==> inputs of lagoon <==
==> flow/design.v <==
`timescale 1ns / 1ps
module top_module(
    input  wire        clkr,
    input  wire        rst,
    input  wire        rxr,
    input  wire [4:0]  btnr,
    output wire        spr,
    output wire [7:0]  hr,
    output wire [7:0]  mr,
    output wire [4:0]  date,
    output wire [4:0]  month,
    output wire [7:0]  year,
    output wire [6:0]  seg,
    output wire [3:0]  an,
    output wire        dp
);
    reg [4:0] btnr_prev;
    reg [4:0] btnr_sync;
    wire btn_time_edge;
    wire btn_date_edge;
    wire btn_stopwatch;
    wire btn_sw_reset;       
    wire btn_sw_startstop;   
    always @(posedge clkr) begin
        if (rst) begin
            btnr_sync <= 5'b0;
            btnr_prev <= 5'b0;
        end else begin
            btnr_sync <= btnr;
            btnr_prev <= btnr_sync;
        end
    end
    assign btn_time_edge = btnr_sync[0] && !btnr_prev[0];
    assign btn_date_edge = btnr_sync[1] && !btnr_prev[1];
    assign btn_stopwatch = btnr_sync[2];   
    assign btn_sw_reset = btnr_sync[3] && !btnr_prev[3];      
    assign btn_sw_startstop = btnr_sync[4] && !btnr_prev[4];  
    reg tx_start;
    reg [7:0] tx_data;
    wire tx_busy;
    wire tx_out;
    uart_tx #(
        .BAUD_RATE(9600),
        .CLOCK_FREQ(153_600)
    ) uart_tx_inst (
        .clk(clkr),
        .rst(rst),
        .tx_start(tx_start),
        .tx_data(tx_data),
        .tx(tx_out),
        .tx_busy(tx_busy)
    );
    assign spr = tx_out;
    reg [1:0] tx_state;
    localparam TX_IDLE = 0, TX_WAIT_BUSY = 1, TX_WAIT_DONE = 2;
    always @(posedge clkr) begin
        if (rst) begin
            tx_state <= TX_IDLE;
            tx_start <= 0;
        end else
        case(tx_state)
            TX_IDLE: begin
                tx_start <= 0;
                if (btn_time_edge) begin
                    tx_data <= 8'd0;
                    tx_start <= 1;
                    tx_state <= TX_WAIT_BUSY;
                end
                else if (btn_date_edge) begin
                    tx_data <= 8'd1;
                    tx_start <= 1;
                    tx_state <= TX_WAIT_BUSY;
                end
            end
            TX_WAIT_BUSY: begin
                tx_start <= 0;
                if (tx_busy) begin
                    tx_state <= TX_WAIT_DONE;
                end
            end
            TX_WAIT_DONE: begin
                if (!tx_busy) begin
                    tx_state <= TX_IDLE;
                end
            end
            default: tx_state <= TX_IDLE;
        endcase
    end
    wire rx_ready;
    wire [7:0] rx_data;
    uart_rx #(
        .BAUD_RATE(9600),
        .CLOCK_FREQ(153_600)
    ) uart_rx_inst (
        .clk(clkr),
        .rst(rst),
        .rx(rxr),
        .rx_ready(rx_ready),
        .rx_data(rx_data)
    );
    reg [2:0] rx_state;
    reg [1:0] byte_count;
    localparam RX_IDLE = 0, RX_TIME = 1, RX_DATE = 2;
    reg [7:0] hr_reg, mr_reg, sec_reg;
    reg [4:0] date_reg, month_reg;
    reg [7:0] year_reg;
    assign hr = hr_reg;
    assign mr = mr_reg;
    assign date = date_reg;
    assign month = month_reg;
    assign year = year_reg;
    reg [9:0] clk_1hz_counter;
    reg clk_1hz_pulse;
    always @(posedge clkr) begin
        if (rst) begin
            clk_1hz_counter <= 0;
            clk_1hz_pulse <= 0;
        end else if (clk_1hz_counter == 1_000 - 1) begin
            clk_1hz_counter <= 0;
            clk_1hz_pulse <= 1;
        end else begin
            clk_1hz_counter <= clk_1hz_counter + 1;
            clk_1hz_pulse <= 0;
        end
    end
    always @(posedge clkr) begin
        if (rst) begin
            rx_state <= RX_IDLE;
            byte_count <= 0;
            hr_reg <= 0;
            mr_reg <= 0;
            sec_reg <= 0;
            date_reg <= 0;
            month_reg <= 0;
            year_reg <= 0;
        end else
        case(rx_state)
            RX_IDLE: begin
                byte_count <= 0;
                if (btn_time_edge) begin
                    rx_state <= RX_TIME;
                end
                else if (btn_date_edge) begin
                    rx_state <= RX_DATE;
                end
                else if (clk_1hz_pulse) begin
                    if (sec_reg == 59) begin
                        sec_reg <= 0;
                        if (mr_reg == 59) begin
                            mr_reg <= 0;
                            if (hr_reg == 23) begin
                                hr_reg <= 0;
                            end else begin
                                hr_reg <= hr_reg + 1;
                            end
                        end else begin
                            mr_reg <= mr_reg + 1;
                        end
                    end else begin
                        sec_reg <= sec_reg + 1;
                    end
                end
            end
            RX_TIME: begin
                if (rx_ready) begin
                    case(byte_count)
                        2'd0: hr_reg <= rx_data;
                        2'd1: mr_reg <= rx_data;
                        2'd2: sec_reg <= rx_data;
                    endcase
                    if (byte_count == 2'd2) begin
                        rx_state <= RX_IDLE;
                    end else begin
                        byte_count <= byte_count + 1;
                    end
                end
            end
            RX_DATE: begin
                if (rx_ready) begin
                    case(byte_count)
                        2'd0: date_reg <= rx_data[4:0];
                        2'd1: month_reg <= rx_data[4:0];
                        2'd2: year_reg <= rx_data;
                    endcase
                    if (byte_count == 2'd2) begin
                        rx_state <= RX_IDLE;
                    end else begin
                        byte_count <= byte_count + 1;
                    end
                end
            end
            default: rx_state <= RX_IDLE;
        endcase
    end
    wire [6:0] seg_sw;
    wire [3:0] an_sw;
    wire dp_sw;
    stopwatch_simple sw_inst (
        .CLK100MHZ(clkr),
        .rst(rst),
        .btn_reset(btn_sw_reset),
        .btn_startstop(btn_sw_startstop),
        .seg(seg_sw),
        .an(an_sw),
        .dp(dp_sw)
    );
    wire [6:0] seg_time;
    wire [3:0] an_time;
    wire dp_time;
    reg display_mode;
    always @(posedge clkr) begin
        if (rst) begin
            display_mode <= 0;
        end else if (btn_time_edge) begin
            display_mode <= 0;   
        end else if (btn_date_edge) begin
            display_mode <= 1;   
        end
    end
    seven_seg_display display_inst (
        .clk(clkr),
        .rst(rst),
        .hr(hr_reg),
        .mr(mr_reg),
        .date(date_reg),
        .month(month_reg),
        .mode(display_mode),
        .seg(seg_time),
        .an(an_time),
        .dp(dp_time)
    );
    assign seg = btn_stopwatch ? seg_sw : seg_time;
    assign an = btn_stopwatch ? an_sw : an_time;
    assign dp = btn_stopwatch ? dp_sw : dp_time;
endmodule
module seven_seg_display(
    input wire clk,
    input wire rst,
    input wire [7:0] hr,
    input wire [7:0] mr,
    input wire [4:0] date,
    input wire [4:0] month,
    input wire mode,   
    output reg [6:0] seg,
    output reg [3:0] an,
    output wire dp
);
    assign dp = 1'b1;   
    wire [3:0] hr_tens = hr / 10;
    wire [3:0] hr_ones = hr % 10;
    wire [3:0] mr_tens = mr / 10;
    wire [3:0] mr_ones = mr % 10;
    wire [3:0] date_tens = date / 10;
    wire [3:0] date_ones = date % 10;
    wire [3:0] month_tens = month / 10;
    wire [3:0] month_ones = month % 10;
    reg [1:0] digit_select;
    reg [5:0] refresh_counter;
    always @(posedge clk) begin
        if (rst) begin
            refresh_counter <= 0;
            digit_select <= 0;
        end else begin
        refresh_counter <= refresh_counter + 1;
        if (refresh_counter == 50) begin
            refresh_counter <= 0;
            digit_select <= digit_select + 1;
        end
        end
    end
    reg [3:0] bcd_digit;
    always @(*) begin
        if (mode == 0) begin
            case(digit_select)
                2'b00: begin an = 4'b1110; bcd_digit = mr_ones; end
                2'b01: begin an = 4'b1101; bcd_digit = mr_tens; end
                2'b10: begin an = 4'b1011; bcd_digit = hr_ones; end
                2'b11: begin an = 4'b0111; bcd_digit = hr_tens; end
            endcase
        end else begin
            case(digit_select)
                2'b00: begin an = 4'b1110; bcd_digit = month_ones; end
                2'b01: begin an = 4'b1101; bcd_digit = month_tens; end
                2'b10: begin an = 4'b1011; bcd_digit = date_ones; end
                2'b11: begin an = 4'b0111; bcd_digit = date_tens; end
            endcase
        end
    end
    always @(*) begin
        case(bcd_digit)
            4'd0: seg = 7'b1000000;
            4'd1: seg = 7'b1111001;
            4'd2: seg = 7'b0100100;
            4'd3: seg = 7'b0110000;
            4'd4: seg = 7'b0011001;
            4'd5: seg = 7'b0010010;
            4'd6: seg = 7'b0000010;
            4'd7: seg = 7'b1111000;
            4'd8: seg = 7'b0000000;
            4'd9: seg = 7'b0010000;
            default: seg = 7'b1111111;
        endcase
    end
endmodule
module uart_tx #(
    parameter BAUD_RATE = 9600,
    parameter CLOCK_FREQ = 100_000_000
)(
    input wire clk,
    input wire rst,
    input wire tx_start,
    input wire [7:0] tx_data,
    output reg tx,
    output reg tx_busy
);
    localparam integer CLK_PER_BIT = CLOCK_FREQ / BAUD_RATE;
    reg [3:0] clk_count;
    reg [3:0] bit_index;
    reg [7:0] tx_data_reg;
    reg [2:0] state;
    localparam IDLE = 3'd0;
    localparam START_BIT = 3'd1;
    localparam DATA_BITS = 3'd2;
    localparam STOP_BIT = 3'd3;
    always @(posedge clk) begin
        if (rst) begin
            tx <= 1'b1;
            tx_busy <= 1'b0;
            state <= IDLE;
            clk_count <= 0;
            bit_index <= 0;
        end else
        case(state)
            IDLE: begin
                tx <= 1'b1;
                clk_count <= 0;
                bit_index <= 0;
                tx_busy <= 1'b0;
                if (tx_start) begin
                    tx_data_reg <= tx_data;
                    tx_busy <= 1'b1;
                    state <= START_BIT;
                end
            end
            START_BIT: begin
                tx <= 1'b0;
                if (clk_count < CLK_PER_BIT - 1) begin
                    clk_count <= clk_count + 1;
                end else begin
                    clk_count <= 0;
                    state <= DATA_BITS;
                end
            end
            DATA_BITS: begin
                tx <= tx_data_reg[bit_index];
                if (clk_count < CLK_PER_BIT - 1) begin
                    clk_count <= clk_count + 1;
                end else begin
                    clk_count <= 0;
                    if (bit_index < 7) begin
                        bit_index <= bit_index + 1;
                    end else begin
                        bit_index <= 0;
                        state <= STOP_BIT;
                    end
                end
            end
            STOP_BIT: begin
                tx <= 1'b1;
                if (clk_count < CLK_PER_BIT - 1) begin
                    clk_count <= clk_count + 1;
                end else begin
                    clk_count <= 0;
                    state <= IDLE;
                end
            end
            default: state <= IDLE;
        endcase
    end
endmodule
module uart_rx #(
    parameter BAUD_RATE = 9600,
    parameter CLOCK_FREQ = 100_000_000
)(
    input wire clk,
    input wire rst,
    input wire rx,
    output reg rx_ready,
    output reg [7:0] rx_data
);
    localparam integer CLK_PER_BIT = CLOCK_FREQ / BAUD_RATE;
    reg [3:0] clk_count;
    reg [3:0] bit_index;
    reg [7:0] rx_data_reg;
    reg [2:0] state;
    reg rx_sync, rx_prev;
    localparam IDLE = 3'd0;
    localparam START_BIT = 3'd1;
    localparam DATA_BITS = 3'd2;
    localparam STOP_BIT = 3'd3;
    always @(posedge clk) begin
        if (rst) begin
            rx_sync <= 1'b1;
            rx_prev <= 1'b1;
        end else begin
            rx_sync <= rx;
            rx_prev <= rx_sync;
        end
    end
    always @(posedge clk) begin
        rx_ready <= 1'b0;
        if (rst) begin
            rx_data <= 8'd0;
            state <= IDLE;
            clk_count <= 0;
            bit_index <= 0;
        end else
        case(state)
            IDLE: begin
                clk_count <= 0;
                bit_index <= 0;
                if (rx_prev == 1'b1 && rx_sync == 1'b0) begin
                    state <= START_BIT;
                end
            end
            START_BIT: begin
                if (clk_count < (CLK_PER_BIT / 2) - 1) begin
                    clk_count <= clk_count + 1;
                end else begin
                    clk_count <= 0;
                    if (rx_sync == 1'b0) begin
                        state <= DATA_BITS;
                    end else begin
                        state <= IDLE;
                    end
                end
            end
            DATA_BITS: begin
                if (clk_count < CLK_PER_BIT - 1) begin
                    clk_count <= clk_count + 1;
                end else begin
                    clk_count <= 0;
                    rx_data_reg[bit_index] <= rx_sync;
                    if (bit_index < 7) begin
                        bit_index <= bit_index + 1;
                    end else begin
                        bit_index <= 0;
                        state <= STOP_BIT;
                    end
                end
            end
            STOP_BIT: begin
                if (clk_count < CLK_PER_BIT - 1) begin
                    clk_count <= clk_count + 1;
                end else begin
                    clk_count <= 0;
                    rx_ready <= 1'b1;
                    rx_data <= rx_data_reg;
                    state <= IDLE;
                end
            end
            default: state <= IDLE;
        endcase
    end
endmodule
module stopwatch_simple(
    input  wire CLK100MHZ,
    input  wire rst,
    input  wire btn_reset,       
    input  wire btn_startstop,   
    output reg  [6:0] seg,
    output reg  [3:0] an,
    output wire dp
);
    assign dp = 1'b1;   
    reg running;
    always @(posedge CLK100MHZ) begin
        if (rst || btn_reset) begin
            running <= 0;   
        end else if (btn_startstop) begin
            running <= ~running;   
        end
    end
    reg [6:0] cnt;
    reg tick_10hz;
    always @(posedge CLK100MHZ) begin
        if (rst) begin
            cnt <= 0;
            tick_10hz <= 0;
        end else if (cnt == 100 - 1) begin   
            cnt <= 0;
            tick_10hz <= 1;
        end else begin
            cnt <= cnt + 1;
            tick_10hz <= 0;
        end
    end
    reg [5:0] seconds;   
    reg [5:0] minutes;   
    reg [3:0] centisec;  
    always @(posedge CLK100MHZ) begin
        if (rst || btn_reset) begin
            seconds <= 0;
            minutes <= 0;
            centisec <= 0;
        end else if (running && tick_10hz) begin
            if (centisec == 9) begin
                centisec <= 0;
                if (seconds == 59) begin
                    seconds <= 0;
                    if (minutes == 59) begin
                        minutes <= 0;
                    end else begin
                        minutes <= minutes + 1;
                    end
                end else begin
                    seconds <= seconds + 1;
                end
            end else begin
                centisec <= centisec + 1;
            end
        end
    end
    wire [3:0] s1 = seconds % 10;
    wire [3:0] s10 = seconds / 10;
    wire [3:0] m1 = minutes % 10;
    wire [3:0] m10 = minutes / 10;
    reg [1:0] sel;
    reg [5:0] refresh_cnt;
    always @(posedge CLK100MHZ) begin
        if (rst) begin
            refresh_cnt <= 0;
            sel <= 0;
        end else begin
        refresh_cnt <= refresh_cnt + 1;
        if (refresh_cnt == 50) begin
            refresh_cnt <= 0;
            sel <= sel + 1;
        end
        end
    end
    reg [3:0] digit;
    always @(*) begin
        case(sel)
            2'b00: begin an = 4'b1110; digit = s1; end    
            2'b01: begin an = 4'b1101; digit = s10; end   
            2'b10: begin an = 4'b1011; digit = m1; end    
            2'b11: begin an = 4'b0111; digit = m10; end   
        endcase
    end
    always @(*) begin
        case(digit)
            4'd0: seg = 7'b1000000;
            4'd1: seg = 7'b1111001;
            4'd2: seg = 7'b0100100;
            4'd3: seg = 7'b0110000;
            4'd4: seg = 7'b0011001;
            4'd5: seg = 7'b0010010;
            4'd6: seg = 7'b0000010;
            4'd7: seg = 7'b1111000;
            4'd8: seg = 7'b0000000;
            4'd9: seg = 7'b0010000;
            default: seg = 7'b1111111;
        endcase
    end
endmodule
==> flow/run.sh <==
#!/bin/bash
# the make line also repeats each setting of config.mk as NAME=value (left out here)
make -C /OpenROAD-flow-scripts/flow DESIGN_CONFIG=/design/flow/config.mk WORK_HOME=/design/flow/orfs CLKGATE_MAP_FILE= finish
==> flow/config.mk <==
export PLATFORM = sky130hd
export DESIGN_NAME = top_module
export DESIGN_NICKNAME = top_module
export VERILOG_FILES = /design/flow/design.v
export SDC_FILE = /design/flow/constraint.sdc
export NUM_CORES = 4
export LEC_CHECK = 0
export ABC_AREA = 0
export CAP_MARGIN = 20
export CELL_PAD_IN_SITES_GLOBAL_PLACEMENT = 0
export CORE_MARGIN = 2
export CORE_UTILIZATION = 70
export GPL_ROUTABILITY_DRIVEN = 1
export GPL_TIMING_DRIVEN = 1
export HOLD_SLACK_MARGIN = -0.09
export SLEW_MARGIN = 25
export TNS_END_PERCENT = 60
==> flow/constraint.sdc <==
create_clock -name core_clock -period 5.94 [get_ports {clkr}]
set_input_delay 1.1880 -clock core_clock [delete_from_list [all_inputs] [get_ports {clkr}]]
set_output_delay 1.1880 -clock core_clock [all_outputs]
set_load 0.01 [all_outputs]
==> maple (differences from lagoon) <==
ABC_AREA = not set   (was 0)
CELL_PAD_IN_SITES_GLOBAL_PLACEMENT = not set   (was 0)
CORE_UTILIZATION = 40   (was 70)
CTS_CLUSTER_SIZE = 48   (was not set)
GPL_ROUTABILITY_DRIVEN = not set   (was 1)
GPL_TIMING_DRIVEN = not set   (was 1)
HOLD_SLACK_MARGIN = not set   (was -0.09)
SETUP_SLACK_MARGIN = 0.88   (was not set)
SLEW_MARGIN = 20   (was 25)
TNS_END_PERCENT = not set   (was 60)
==> flow/constraint.sdc (replaced) <==
create_clock -name core_clock -period 10.0 [get_ports {clkr}]
set_input_delay 2.0000 -clock core_clock [delete_from_list [all_inputs] [get_ports {clkr}]]
set_output_delay 2.0000 -clock core_clock [all_outputs]
set_load 0.01 [all_outputs]
==> out/qor.csv <==
stage,metric,value,unit
outcome,status,finished clean,
place,dp_slack,1.81,ns
sta,worstMarginPinSlew,1.11,ns
sta,finalSetupViolCount,0,
layout,fin_nets,1339,
die,taps,330,
power,clock_net_power,0.639,mW
place,hpwl,17.7,mm
layout,seq_share,28.6,%
critical_path,cp_data_arrival_time,6.45,ns
sta,min_period_over_period,84.5,%
die,core,25200,sq um
layout,comb_share,56.3,%
routing,wl_met3,1.16,mm
layout,clkbuf_count,24,
Source of the figures above: maple

==> out/qor.csv <==
stage,metric,value,unit
outcome,status,failed layout checks,
outcome,so_faults,setup timing,
sta,worstMarginPinSlew,1.02,ns
layout,clkbuf_count,18,
die,core,14400,sq um
critical_path,cp_data_arrival_time,4.79,ns
power,clock_net_power,1.08,mW
place,hpwl,18.2,mm
routing,wl_met3,1.75,mm
layout,seq_share,26.8,%
sta,setup_slack,-0.0408,ns
place,dp_slack,-0.352,ns
sta,finalSetupViolCount,3,
sta,min_period_over_period,101,%
routing,antennaDiodeCount,0,
layout,fin_nets,1429,
Source of the figures above: lagoon

Power and IR drop assume default switching activity.
